Design scr_search, start of the top module:
module scr_search(clk,rst,start,R_fixed,angle1,adder,error,X,Y,done
    );
wire [13:0] R_LUT[255:0];
wire [13:0] tan_LUT[255:0];
wire [3:0] adder_LUT[255:0];
wire [13:0] sind_LUT[19:0];
assign sind_LUT[0]=14'b00000001001001;
assign sind_LUT[1]=14'b00000001010000;
assign sind_LUT[2]=14'b00000001011000;
assign sind_LUT[3]=14'b00000001011111;
assign sind_LUT[4]=14'b00000001100110;
assign sind_LUT[5]=14'b00000001101110;
assign sind_LUT[6]=14'b00000001110101;
assign sind_LUT[7]=14'b00000001111100;
assign sind_LUT[8]=14'b00000010000100;
assign sind_LUT[9]=14'b00000010001011;
assign sind_LUT[10]=14'b00000010010010;
assign sind_LUT[11]=14'b00000010011010;
assign sind_LUT[12]=14'b00000010100001;
assign sind_LUT[13]=14'b00000010101000;
assign sind_LUT[14]=14'b00000010110000;
assign sind_LUT[15]=14'b00000010110111;
assign sind_LUT[16]=14'b00000010111110;
assign sind_LUT[17]=14'b00000011000110;
assign sind_LUT[18]=14'b00000011001101;
assign sind_LUT[19]=14'b00000011010100;
assign R_LUT[0]=14'b000000000000000;
assign R_LUT[1]=14'b000000010000000;
assign R_LUT[2]=14'b000000100000000;
assign R_LUT[3]=14'b000000110000000;
assign R_LUT[4]=14'b000001000000000;
assign R_LUT[5]=14'b000001010000000;
assign R_LUT[6]=14'b000001100000000;
assign R_LUT[7]=14'b000001110000000;
assign R_LUT[8]=14'b000010000000000;
assign R_LUT[9]=14'b000010010000000;
assign R_LUT[10]=14'b00010100000000;
assign R_LUT[11]=14'b00010110000000;
assign R_LUT[12]=14'b00011000000000;
assign R_LUT[13]=14'b00011010000000;
assign R_LUT[14]=14'b00011100000000;
assign R_LUT[15]=14'b00011110000000;
assign R_LUT[16]=14'b00000010000000;
assign R_LUT[17]=14'b00000010110101;
assign R_LUT[18]=14'b00000100011110;
assign R_LUT[19]=14'b00000110010100;
assign R_LUT[20]=14'b00001000001111;
assign R_LUT[21]=14'b00001010001100;
assign R_LUT[22]=14'b00001100001010;
assign R_LUT[23]=14'b00001110001001;
assign R_LUT[24]=14'b00010000000111;
assign R_LUT[25]=14'b00010010000111;
assign R_LUT[26]=14'b00010100000110;
assign R_LUT[27]=14'b00010110000101;
assign R_LUT[28]=14'b00011000000101;
assign R_LUT[29]=14'b00011010000100;
assign R_LUT[30]=14'b00011100000100;
assign R_LUT[31]=14'b00011110000100;
assign R_LUT[32]=14'b00000100000000;
  ...
Size in the first run: ~42 flip-flops, about 12000 um^2 of cells after synthesis.
clock: 11.1 ns
lec_check: 0
cap_margin: 5
core_aspect_ratio: 0.62
core_margin: 2
core_utilization: 25
cts_cluster_diameter: 91
gpl_routability_driven: 0
gpl_timing_driven: 0
min_routing_layer: met2
place_density: 0.45
slew_margin: 40
tns_end_percent: 15
run.sh (not shown) runs the stock make flow with config.mk's settings and CLKGATE_MAP_FILE=.
The baseline failed in global routing (GRT-0116).
Then changed:
Settings changed: CAP_MARGIN 5 to 20, CORE_ASPECT_RATIO 0.62 to not set, CTS_CLUSTER_DIAMETER 91 to not set, GPL_ROUTABILITY_DRIVEN 0 to not set, GPL_TIMING_DRIVEN 0 to not set, MIN_ROUTING_LAYER met2 to not set, SLEW_MARGIN 40 to 20, TNS_END_PERCENT 15 to not set.
Clock period 11.1 ns to 15.6 ns, I/O delays scaled along.
=> The changed run went through all stages and came out clean. Area after synthesis is unchanged. Die area hardly moves. Synthesized cell count does not change.
Then changed:
Settings changed: CORE_UTILIZATION 25 to 39, TNS_END_PERCENT set to 10.
Clock period 15.6 ns to 7.49 ns, I/O delays scaled along.
Effect: The changed run completed, yet does not pass: setup timing; total power rose to 2.7 times its value; clock-buffer cell count does not change; register-to-register slack loses 5.4 ns; clock power rose by 140%; worst hold slack gains 0.039 ns; wire length fell by about 3.5%; fmax rose by about 30%.
Then changed:
Settings changed: CORE_UTILIZATION 39 to 22, TNS_END_PERCENT 10 to not set.
Clock period 7.49 ns to 12.1 ns, I/O delays scaled along.
This time the run ran to the end with no violations; worst hold slack is worse by 0.040 ns; setup slack gains 1.8 ns; via count decreases by about a fifth; non-clock buffer count is lower by 557; final cell count went down by roughly a tenth; area after synthesis does not change.

* * *

Starting RTL as in the previous note.
Design scr_search, start of the top module:
module scr_search(clk,rst,start,R_fixed,angle1,adder,error,X,Y,done
    );
clock: 6.3 ns
lec_check: 0
abc_area: 1
cap_margin: 20
core_margin: 2
core_utilization: 39
place_density: 0.45
setup_slack_margin: 1.75
slew_margin: 20
tns_end_percent: 10
The first run finished but fails on negative setup slack.
Rerun with:
ABC_AREA = unset   (was 1)
CORE_UTILIZATION = 10   (was 39)
SETUP_SLACK_MARGIN = unset   (was 1.75)
TNS_END_PERCENT = unset   (was 10)
clock period = 15.7 ns   (was 6.3 ns; I/O delays follow)
This time the run went through all stages and came out clean.
Power drops by 65%.
Routed wire length drops by 4.4%.
Setup slack gains 4.7 ns.
Fmax drops by 40%.
Via count drops by 20%.
Sequential share of layout area climbs by 2.3 points.
Final area drops by 27%.
Worst hold slack loses 0.055 ns.
Clock power drops by 65%.
Synthesized area climbs by 4.0%.
Rerun with:
ABC_AREA = 1   (was unset)
CORE_UTILIZATION = 64   (was 10)
clock period = 2.63 ns   (was 15.7 ns; I/O delays follow)
What happened:
- The changed run did not get past 3_5_place_dp
- synthesized area fell by a few percent
- die size fell by well over a third
- synthesized cell count rose by about a fifth
Rerun with:
ABC_AREA = unset   (was 1)
CORE_UTILIZATION = 25   (was 64)
clock period = 12.0 ns   (was 2.63 ns; I/O delays follow)
What happened: This time the run passed the timing, design-rule and antenna checks; die size goes up to 2.6 times its value; synthesized cell count goes down by about a fifth; area after synthesis goes up by a few percent.

* * *

tundra:
Starting RTL as in the previous note.
clock: 6.35 ns
lec_check: 0
cap_margin: 20
core_margin: 2
core_utilization: 57
cts_cluster_diameter: 310
place_density: 0.45
setup_slack_margin: 1.82
slew_margin: 20
tundra: it failed with a tool error in global routing (5_1_grt), so there are no final results.
[inputs] onyx vs tundra
--- a/flow/config.mk
+++ b/flow/config.mk
@@ -6,9 +6,8 @@
 export NUM_CORES = 4
 export LEC_CHECK = 0
+export ABC_AREA = 1
 export CAP_MARGIN = 20
 export CORE_MARGIN = 2
-export CORE_UTILIZATION = 57
-export CTS_CLUSTER_DIAMETER = 310
+export CORE_UTILIZATION = 44
 export PLACE_DENSITY = 0.45
-export SETUP_SLACK_MARGIN = 1.82
 export SLEW_MARGIN = 20
==> flow/constraint.sdc <==
create_clock -name core_clock -period 8.24 [get_ports {clk}]
set_input_delay 1.6480 -clock core_clock [delete_from_list [all_inputs] [get_ports {clk}]]
set_output_delay 1.6480 -clock core_clock [all_outputs]
set_load 0.01 [all_outputs]
==> results <==
- Summary of tundra and onyx: one run falls short of a clean finish, namely tundra.
- tundra did not finish; a tool error ended it in global routing (5_1_grt).
- Between tundra and onyx, the flow reports standard cell area after detailed placement decreasing by more than a quarter.
- onyx against tundra: fraction of the core area occupied by cells at floorplan went down 13 points, chip area from the yosys synthesis statistics has decreased, last weighted congestion value of the routability-driven placer went down by 0.30, cell count after synthesis went up by 374, die width increased about 11%.
- For core footprint, dividing the value from onyx by the value from tundra gives 1.2.
- Synthesized netlist net count (lower): tundra
- Taking tundra as the reference, in onyx chip area went up by 5300 µm²; area after synthesis decreased 460 µm².
## Diff of input files: raven against onyx
--- a/flow/config.mk
+++ b/flow/config.mk
@@ -6,8 +6,6 @@
 export NUM_CORES = 4
 export LEC_CHECK = 0
-export ABC_AREA = 1
 export CAP_MARGIN = 20
 export CORE_MARGIN = 2
-export CORE_UTILIZATION = 44
-export PLACE_DENSITY = 0.45
+export CORE_UTILIZATION = 58
 export SLEW_MARGIN = 20
==> flow/constraint.sdc <==
create_clock -name core_clock -period 8.11 [get_ports {clk}]
set_input_delay 1.6220 -clock core_clock [delete_from_list [all_inputs] [get_ports {clk}]]
set_output_delay 1.6220 -clock core_clock [all_outputs]
set_load 0.01 [all_outputs]
[summary]
raven is listed as incomplete: the tool reported an error in global routing (5_1_grt) and the run ended there. Against onyx, raven reports a quantity of gates resized following cts that is higher. Note that the chip area recorded for onyx amounts to 1.3 times the value seen in raven. In the flow results for raven and onyx, the adder-cell area share of the yosys netlist is smaller on raven. In the reports for raven and onyx, the larger xor/xnor share of the synthesized area belongs to raven. raven: synthesized-area fraction occupied by ao, oa, aoi and oai cells is 28 points higher than what onyx reported. raven vs onyx — buffers inserted during post-CTS setup optimization rose 47.

* * *

Starting RTL as in the previous note.
clock: 11.1 ns
lec_check: 0
cap_margin: 35
core_aspect_ratio: 0.62
core_margin: 2
core_utilization: 25
cts_cluster_diameter: 113
gpl_routability_driven: 0
gpl_timing_driven: 0
min_routing_layer: met2
place_density: 0.45
slew_margin: 25
tns_end_percent: 15
The baseline aborted during global routing.
Then changed:
Settings changed: CAP_MARGIN 35 to 20, CORE_ASPECT_RATIO 0.62 to default, CTS_CLUSTER_DIAMETER 113 to default, GPL_ROUTABILITY_DRIVEN 0 to default, GPL_TIMING_DRIVEN 0 to default, MIN_ROUTING_LAYER met2 to default, SETUP_SLACK_MARGIN from default to 0.53, SLEW_MARGIN 25 to 20, TNS_END_PERCENT 15 to default.
Clock period 11.1 ns to 11.3 ns, I/O delays scaled along.
The changed run produced a clean layout.
Die area stays flat.
Area after synthesis stays the same.
Synthesized cell count does not change.
Then changed:
Settings changed: ABC_AREA from default to 1, CORE_UTILIZATION 25 to 72, SETUP_SLACK_MARGIN 0.53 to default.
Clock period 11.3 ns to 4.29 ns, I/O delays scaled along.
With this change the flow aborted during detailed placement, error DPL-0038.
Synthesized area falls by 3.8%.
Synthesized cell count rises by 21%.
Die area falls by 66%.
Then changed:
Settings changed: ABC_AREA 1 to default, CORE_UTILIZATION 72 to 27.
Clock period 4.29 ns to 11.3 ns, I/O delays scaled along.
Outcome:
- The changed run passed the timing, design-rule and antenna checks
- die area went up to 2.7 times its value
- area after synthesis came out higher by 4.0%
- synthesized cell count goes down by 17%

* * *

## run 1
scr_search again, from the RTL that the note above started with.
clock: 13.0 ns
lec_check: 0
abc_area: 0
cap_margin: 40
core_margin: 2
core_utilization: 46
cts_cluster_size: 19
gpl_routability_driven: 1
gpl_timing_driven: 0
min_routing_layer: met2
slew_margin: 20
tns_end_percent: 60
The flow ended early for run 1: it failed with a tool error in 5_1_grt.
Setup changes, run 1 to run 2
- ABC_AREA: 0 -> unset
- GPL_TIMING_DRIVEN: 0 -> unset
- TNS_END_PERCENT: 60 -> unset
- SETUP_SLACK_MARGIN: unset -> -0.11
- CTS_CLUSTER_SIZE: 19 -> unset
- CAP_MARGIN: 40 -> 20
- CORE_UTILIZATION: 46 -> 55
- MIN_ROUTING_LAYER: met2 -> unset
- GPL_ROUTABILITY_DRIVEN: 1 -> unset
- the clock period (ns, I/O delays scaled along): 13.0 -> 6.3
### Flow results
Run status, run 2: aborted in 5_1_grt, error GRT-0116. Delta (run 2 minus run 1): die width has decreased, total I/O pin count did not really move. Relative to run 1, the placed wire-length estimate after detailed placement of run 2 is lower by 1700 um. Going from run 1 to run 2, area of the core moved down; total die size moved down; starting density of the core moved up.
diff inputs: run 2 => run 3
- SETUP_SLACK_MARGIN: -0.11 -> 1.78
- CORE_UTILIZATION: 55 -> 45
Results
Seen in the log of run 3: GRT-0232 during 5_1_grt, after which the run never completed.
The die of run 3 is larger than the one used in run 2.
[compare] base=run 2 new=run 3: quantity of gates resized following cts increased by 54 relative to the old numbers, height of the die increased by about 10% relative to the old numbers, post-synthesis xor/xnor area fraction closely matched the old numbers, proportion of synthesized chip area in sequential cells closely matched the old numbers.
Diff run 3 and run 2: horizontal die size lower in run 2
Taking run 2 as 1.0, run 3 lands at 1.11 on cell row count.
Re total half-perimeter wirelength after legalization and detailed placement: run 3 is about 10% up on run 2.
Setup changes, run 3 to run 4
- a change of CORE_UTILIZATION from 45 to 50
- a change of SETUP_SLACK_MARGIN from 1.78 to 3.05
- a change of the clock period (ns, I/O delays scaled along) from 6.3 to 12.0
## What came out
- Each of run 3 and run 4 falls short of a clean finish.
- Looking only at weighted congestion reported at the end of routability-driven placement, and setting everything else aside, the lower value of run 3 and run 4 goes to run 4.
- Compared to run 3, run 4 has post-DP HPWL 21% lower.
- Note that the placed instance area recorded for run 3 amounts to 1.4 times the value seen in run 4.
- Delta (run 4 minus run 3): row count moved down, worst slack at placement rose 3.09 ns.
- Net count after synthesis essentially unchanged between run 3 and run 4.
What run 5 does differently from run 4 at the input level:
- PLACE_DENSITY_LB_ADDON: unset -> 0.3
- SETUP_SLACK_MARGIN: 3.05 -> 1.68
- CORE_UTILIZATION: 50 -> 16
- ABC_AREA: unset -> 1
- CTS_CLUSTER_DIAMETER: unset -> 282
- TNS_END_PERCENT: unset -> 10
- CELL_PAD_IN_SITES_GLOBAL_PLACEMENT: unset -> 2
- CTS_CLUSTER_SIZE: unset -> 98
Notes after the runs:
Run 4 never completed, since it errored out during 5_1_grt. Run 5 finished all stages; the layout is clean. Run 5 ended with more area fraction in and, or, nand and nor cells after synthesis than run 4. NOTE instance area after placement run 4->run 5 increased by a few percent. Area after synthesis was higher in the run labelled run 4.

* * *

== v55 ==
scr_search again, from the RTL that the note above started with.
==> flow/design.v (excerpt) <==
module scr_search(clk,rst,start,R_fixed,angle1,adder,error,X,Y,done
    );
make LEC_CHECK=0 CAP_MARGIN=20 CORE_MARGIN=2 CORE_UTILIZATION=48 HOLD_SLACK_MARGIN=0.29 SETUP_SLACK_MARGIN=1.82 SLEW_MARGIN=20 finish   # period 6.35 ns
Tool error GRT-0116 stopped v55 during global routing; no final results.
> inputs changed (v55 -> v44)
- setting PLACE_DENSITY to 0.6 for the first time
- removing SETUP_SLACK_MARGIN (formerly 1.82)
- removing HOLD_SLACK_MARGIN (formerly 0.29)
- changing CORE_UTILIZATION from 48 to 58
- changing the clock period (ns, I/O delays scaled along) from 6.35 to 8.05
==> comparison <==
- None of the runs v44 and v55 ends with a clean layout.
- FAIL v55 @ global routing: tool exited with error
- The flow ended early for v44: it failed with a tool error in global routing.
- Against v55, overall chip area in v44 fell by more than 10%.
- Between v55 and v44, post-placement setup slack increased.
- Looking at die height, v44 sits 8.8% lower than v55 does.
- Between v44 and v55, the core utilization before placement is higher for v44.
The following lists how v23 was set up differently from v44:
- PLACE_DENSITY no longer set, was 0.6
- the clock period (ns, I/O delays scaled along) now 8.15, was 8.05
Results
v23: it failed during global routing, and the tool reported GRT-0116. Post-CTS setup buffer count (higher): v23. v23 reports a lower post-placement cell area than v44 does. Worst-case setup slack after placement ended up 56 ps higher on v23 than on v44.
Modified inputs, v42 compared to v23
- CORE_UTILIZATION now 44, was 58
- PLACE_DENSITY now 0.45, previously not set
- the clock period (ns, I/O delays scaled along) now 6.41, was 8.15
==> results <==
v23 -> v42: number of storage elements in the synthesis netlist flat
Worst setup slack after placement, v23 and v42, higher one = v23.
Status: v42 FAILED at global routing (tool error)
v42 ended up with a higher detailed-placement wirelength estimate than v23 did.
For number of gates resized after cts, dividing the value from v23 by the value from v42 gives 0.55.
Comparing v42 against v23, there is no change at all in count of different cell masters after synthesis.
Against v23 as the reference, v42 delivers a higher die area.
v42 against v23; total placed instance area is up by more than 10%.

* * *

build 56:
scr_search again, from the RTL that the note above started with.
export LEC_CHECK = 0
export CAP_MARGIN = 5
export CELL_PAD_IN_SITES_DETAIL_PLACEMENT = 2
export CELL_PAD_IN_SITES_GLOBAL_PLACEMENT = 1
export CORE_ASPECT_RATIO = 1.37
export CORE_MARGIN = 6
export CORE_UTILIZATION = 40
export GPL_TIMING_DRIVEN = 1
export MAX_ROUTING_LAYER = met5
export PLACE_DENSITY = 0.75
export SETUP_SLACK_MARGIN = -0.46
export SLEW_MARGIN = 0
export TNS_END_PERCENT = 45
create_clock -name core_clock -period 12.0 [get_ports {clk}]
For build 56, the flow was terminated by a tool error in global routing and produced no final design.
Relative to build 56, the following input files were edited for build 75:
- a change of MAX_ROUTING_LAYER from met5 to met4
- a change of SETUP_SLACK_MARGIN from -0.46 to 1.13
- a change of CAP_MARGIN from 5 to 20
- a deleted CELL_PAD_IN_SITES_DETAIL_PLACEMENT that had been 2
- a change of CORE_MARGIN from 6 to 2
- a change of GPL_TIMING_DRIVEN from 1 to 0
- a change of SLEW_MARGIN from 0 to 20
- a deleted CORE_ASPECT_RATIO that had been 1.37
- a deleted CELL_PAD_IN_SITES_GLOBAL_PLACEMENT that had been 1
Results
The final report for build 75 shows a completed flow and a layout that fails verification, specifically capacitance limit, slew limit.
Initial standard-cell utilization of the core: higher on build 56
Die: build 75 smaller than build 56
Number of buffer cells added on primary ports sits lower in build 75 than in build 56.
CTS H-tree depth came out exactly the same in build 75 and build 56.
Total cell area at the placement stage delta for build 75 relative to build 56: 0.36% lower
Number of gates given a new drive strength after cts: build 75 vs build 56 up 12
#### Input delta (build 10 over build 75)
- changing GPL_TIMING_DRIVEN from 0 to 1
- changing SLEW_MARGIN from 20 to 0
- changing CORE_MARGIN from 2 to 6
- setting CELL_PAD_IN_SITES_GLOBAL_PLACEMENT to 1 for the first time
- setting CELL_PAD_IN_SITES_DETAIL_PLACEMENT to 2 for the first time
- setting CTS_CLUSTER_DIAMETER to 297 for the first time
- changing MAX_ROUTING_LAYER from met4 to met5
- changing SETUP_SLACK_MARGIN from 1.13 to -0.46
- setting CORE_ASPECT_RATIO to 1.37 for the first time
- changing PLACE_DENSITY from 0.75 to 0.79
- changing CAP_MARGIN from 20 to 35
==> results <==
- Build 10 failed in global routing with GRT-0116.
- Compared to build 75, build 10 was floorplanned on a bigger die.
- Between build 75 and build 10, the flow reports die span in x decreasing by a little under 10%.
- Reported for build 10 and build 75, fraction of synthesized area in multiplexers turned out identical to the last digit.
- Placed instance count on build 10 is down relative to build 75.
Power is estimated from default activity; no workload was simulated.
